==> inputs of run R <==
## audio_core
module audio_core(
	input clk,          
	input rst,          
	input tick,         
	input tick_1m,      
	input [15:0] accel_z,     
	input accel_valid,        
	output wire beat,   
	output [7:0] LED,   
	input PB_PLY, 	     
	input [3:0]  VOL,	  
	output P,		     
	output [3:0] SEGA,  
	output [7:0] SEGD,  
	output [7:0] BPM,   
	input [15:0] DATA,	  
	output note_req,      
	output song_end       
	);
clock: 10.0 ns
lec_check: 0
abc_area: 0
cap_margin: 40
core_aspect_ratio: 1.12
core_margin: 3
core_utilization: 63
cts_cluster_diameter: 242
gpl_routability_driven: 1
gpl_timing_driven: 1
min_routing_layer: met2
place_density_lb_addon: 0.07
setup_slack_margin: -0.11
slew_margin: 25
run.sh (not shown) runs the stock make flow with config.mk's settings and CLKGATE_MAP_FILE=.
==> inputs of run Z, as changes to run R <==
- ABC_AREA: 0 -> 1
- CAP_MARGIN: 40 -> 20
- CORE_ASPECT_RATIO: 1.12 -> default
- CORE_MARGIN: 3 -> 2
- CORE_UTILIZATION: 63 -> 69
- CTS_CLUSTER_DIAMETER: 242 -> 390
- CTS_CLUSTER_SIZE: default -> 99
- GPL_ROUTABILITY_DRIVEN: 1 -> default
- GPL_TIMING_DRIVEN: 1 -> default
- MIN_ROUTING_LAYER: met2 -> default
- PLACE_DENSITY: default -> 0.86
- PLACE_DENSITY_LB_ADDON: 0.07 -> default
- SETUP_SLACK_MARGIN: -0.11 -> default
- SLEW_MARGIN: 25 -> 20
==> flow/constraint.sdc (replaced) <==
create_clock -name core_clock -period 4.81 [get_ports {clk}]
set_input_delay 0.9620 -clock core_clock [delete_from_list [all_inputs] [get_ports {clk}]]
set_output_delay 0.9620 -clock core_clock [all_outputs]
set_load 0.01 [all_outputs]
==> comparison table <==
item	run R	run Z
Result of the run	stopped before the end	stopped before the end
Failing step	5_1_grt	4_1_cts
Horizontal die dimension	205.6 µm	201.1 µm
Simple-gate share of the synthesized area	24.69%	30.53%
Routability congestion estimate from global placement	1.523	1.584
Std cell rows	81	72
Placed inst area	0.02904 mm²	0.03685 mm²
Avg Inst Size Synth	7.153 µm²	6.129 µm²
Area reported by Yosys stat	0.02811 mm²	0.02679 mm²
Seq share, synth	17.45%	18.31%
Mapped cell area	0.02811 mm²	0.02679 mm²
Ao+oa area frac	31.08%	21.99%
Core region area	0.04388 mm²	0.03847 mm²
Yosys cell count	3930	4371
DPL Wire Length	82380 µm	111000 µm
Portion of netlist area occupied by mux cells	2.288%	0%
Proportion of netlist area held by the largest area contributor	14.03%	14.72%
Most used standard cell by instance count after synthesis	sky130_fd_sc_hd__nor2_1	sky130_fd_sc_hd__nand2_1

==> v28: inputs <==
Starting RTL as in the previous note.
Settings: LEC_CHECK=0, CAP_MARGIN=20, CORE_MARGIN=2, CORE_UTILIZATION=56, SETUP_SLACK_MARGIN=1.32, SLEW_MARGIN=20; clock period 4.8 ns.
==> v24: changes against v28 <==
--- a/flow/config.mk
+++ b/flow/config.mk
@@ -6,7 +6,12 @@
 export NUM_CORES = 4
 export LEC_CHECK = 0
+export ABC_AREA = 0
 export CAP_MARGIN = 20
 export CORE_MARGIN = 2
-export CORE_UTILIZATION = 56
-export SETUP_SLACK_MARGIN = 1.32
+export CORE_UTILIZATION = 27
+export CTS_CLUSTER_SIZE = 55
+export GPL_TIMING_DRIVEN = 1
+export MIN_ROUTING_LAYER = met2
+export PLACE_DENSITY_LB_ADDON = 0.05
 export SLEW_MARGIN = 20
+export TNS_END_PERCENT = 70
==> flow/constraint.sdc (replaced) <==
create_clock -name core_clock -period 4.79 [get_ports {clk}]
set_input_delay 0.9580 -clock core_clock [delete_from_list [all_inputs] [get_ports {clk}]]
set_output_delay 0.9580 -clock core_clock [all_outputs]
set_load 0.01 [all_outputs]
==> v17: changes against v28 <==
--- a/flow/config.mk
+++ b/flow/config.mk
@@ -6,7 +6,12 @@
 export NUM_CORES = 4
 export LEC_CHECK = 0
-export CAP_MARGIN = 20
+export CAP_MARGIN = 0
+export CELL_PAD_IN_SITES_DETAIL_PLACEMENT = 2
+export CELL_PAD_IN_SITES_GLOBAL_PLACEMENT = 3
 export CORE_MARGIN = 2
-export CORE_UTILIZATION = 56
-export SETUP_SLACK_MARGIN = 1.32
+export CORE_UTILIZATION = 40
+export GPL_ROUTABILITY_DRIVEN = 1
+export HOLD_SLACK_MARGIN = 0.3
+export MAX_ROUTING_LAYER = met4
 export SLEW_MARGIN = 20
+export TNS_END_PERCENT = 55
==> flow/constraint.sdc (replaced) <==
create_clock -name core_clock -period 10.2 [get_ports {clk}]
set_input_delay 2.0400 -clock core_clock [delete_from_list [all_inputs] [get_ports {clk}]]
set_output_delay 2.0400 -clock core_clock [all_outputs]
set_load 0.01 [all_outputs]
==> job_summary.md <==
## Synthesis and layout report

| Metric | Value |
|---|---|
| Init Core Util | `40.3%` |
| GRT met2 Usage | `65.4%` |
| FP Rows | `97` |
| GPL Wtd Cong | `1.16` |
| TritonCTS Buffers | `28` |
| Chip width | `269 um` |
| Met3 usage | `8.63%` |
| Status | `no timing/DRC/antenna violations` |
| Detailed-placement wirelength estimate | `108,000 um` |
The numbers above come from v17.

==> job_summary.md <==
## Synthesis and layout report

| Metric | Value |
|---|---|
| Status | `finished with violations` |
| Violated Checks | `setup timing` |
| Final Setup Violations | `62` |
| Detailed-placement wirelength estimate | `136,000 um` |
| Final WS setup | `-1.28 ns` |
| TritonCTS Buffers | `29` |
| Chip width | `327 um` |
The numbers above come from v24.

==> job_summary.md <==
### Metrics collected by this job

| Metric | Value |
|---|---|
| Met3 usage | `57.4%` |
| Status | `stopped before the end` |
| Error msg | `[ERROR GRT-0232] Routing congestion too high. Check the congestion heatmap in the GUI.` |
| Chip width | `228 um` |
| TritonCTS Buffers | `25` |
| Stop stage | `5_1_grt` |
| Init Core Util | `56.4%` |
The numbers above come from v28.


==> fjord <==
Starting RTL as in the previous note.
==> flow/config.mk <==
export PLATFORM = sky130hd
export DESIGN_NAME = audio_core
export DESIGN_NICKNAME = audio_core
export VERILOG_FILES = /design/flow/design.v
export SDC_FILE = /design/flow/constraint.sdc
export NUM_CORES = 4
export LEC_CHECK = 0
export CAP_MARGIN = 20
export CORE_MARGIN = 3
export CORE_UTILIZATION = 35
export CTS_CLUSTER_DIAMETER = 33
export PLACE_DENSITY_LB_ADDON = 0.17
export SLEW_MARGIN = 20
==> flow/constraint.sdc <==
create_clock -name core_clock -period 10.0 [get_ports {clk}]
set_input_delay 2.0000 -clock core_clock [delete_from_list [all_inputs] [get_ports {clk}]]
set_output_delay 2.0000 -clock core_clock [all_outputs]
set_load 0.01 [all_outputs]
==> inputs of quartz, as changes to fjord <==
==> flow/config.mk (replaced) <==
export PLATFORM = sky130hd
export DESIGN_NAME = audio_core
export DESIGN_NICKNAME = audio_core
export VERILOG_FILES = /design/flow/design.v
export SDC_FILE = /design/flow/constraint.sdc
export NUM_CORES = 4
export LEC_CHECK = 0
export CAP_MARGIN = 35
export CELL_PAD_IN_SITES_DETAIL_PLACEMENT = 2
export CORE_MARGIN = 2
export CORE_UTILIZATION = 40
export HOLD_SLACK_MARGIN = 0.3
export SLEW_MARGIN = 20
export TNS_END_PERCENT = 55
==> flow/constraint.sdc (replaced) <==
create_clock -name core_clock -period 9.03 [get_ports {clk}]
set_input_delay 1.8060 -clock core_clock [delete_from_list [all_inputs] [get_ports {clk}]]
set_output_delay 1.8060 -clock core_clock [all_outputs]
set_load 0.01 [all_outputs]
==> inputs of violet, as changes to fjord <==
==> flow/config.mk (replaced) <==
export PLATFORM = sky130hd
export DESIGN_NAME = audio_core
export DESIGN_NICKNAME = audio_core
export VERILOG_FILES = /design/flow/design.v
export SDC_FILE = /design/flow/constraint.sdc
export NUM_CORES = 4
export LEC_CHECK = 0
export CAP_MARGIN = 30
export CELL_PAD_IN_SITES_GLOBAL_PLACEMENT = 0
export CORE_ASPECT_RATIO = 0.84
export CORE_MARGIN = 2
export CORE_UTILIZATION = 27
export CTS_CLUSTER_DIAMETER = 361
export CTS_CLUSTER_SIZE = 72
export GPL_ROUTABILITY_DRIVEN = 0
export GPL_TIMING_DRIVEN = 0
export MAX_ROUTING_LAYER = met5
export MIN_ROUTING_LAYER = met2
export PLACE_DENSITY_LB_ADDON = 0.17
export SETUP_SLACK_MARGIN = 1.63
export SLEW_MARGIN = 40
export TNS_END_PERCENT = 90
==> flow/constraint.sdc (replaced) <==
create_clock -name core_clock -period 11.8 [get_ports {clk}]
set_input_delay 2.3600 -clock core_clock [delete_from_list [all_inputs] [get_ports {clk}]]
set_output_delay 2.3600 -clock core_clock [all_outputs]
set_load 0.01 [all_outputs]
==> results.md <==
| Result | This run | Unit |
| --- | --- | --- |
| Starting density of the core | 0.272 | - |
| Last flow stage reached | global routing | - |
| Result of the run | did not finish | - |
| Most used routing layer | met3 | - |
| Placed instance count | 5370 | - |
| Vertical die dimension | 300 | um |
| Error Message | [ERROR GRT-0116] Global routing finished with congestion. Check the congestion regions in the DRC Viewer. | - |
Source of the figures above: violet

==> results.md <==
| Result | This run | Unit |
| --- | --- | --- |
| Result of the run | failed layout checks | - |
| Layout Check Fail Reasons | negative setup slack | - |
| Worst Slack Setup Final | -130 | ps |
| Final setup violating endpoints | 1 | - |
Source of the figures above: quartz

==> results.md <==
| Result | This run | Unit |
| --- | --- | --- |
| Result of the run | finished clean | - |
| Most used routing layer | met2 | - |
| Input/output buffers | 70 | - |
| Count of pins on the block boundary | 74 | - |
| Placed instance count | 4858 | - |
| Share of the cycle needed by the critical path after routing | 0.847 | - |
| Vertical die dimension | 289 | um |
Source of the figures above: fjord

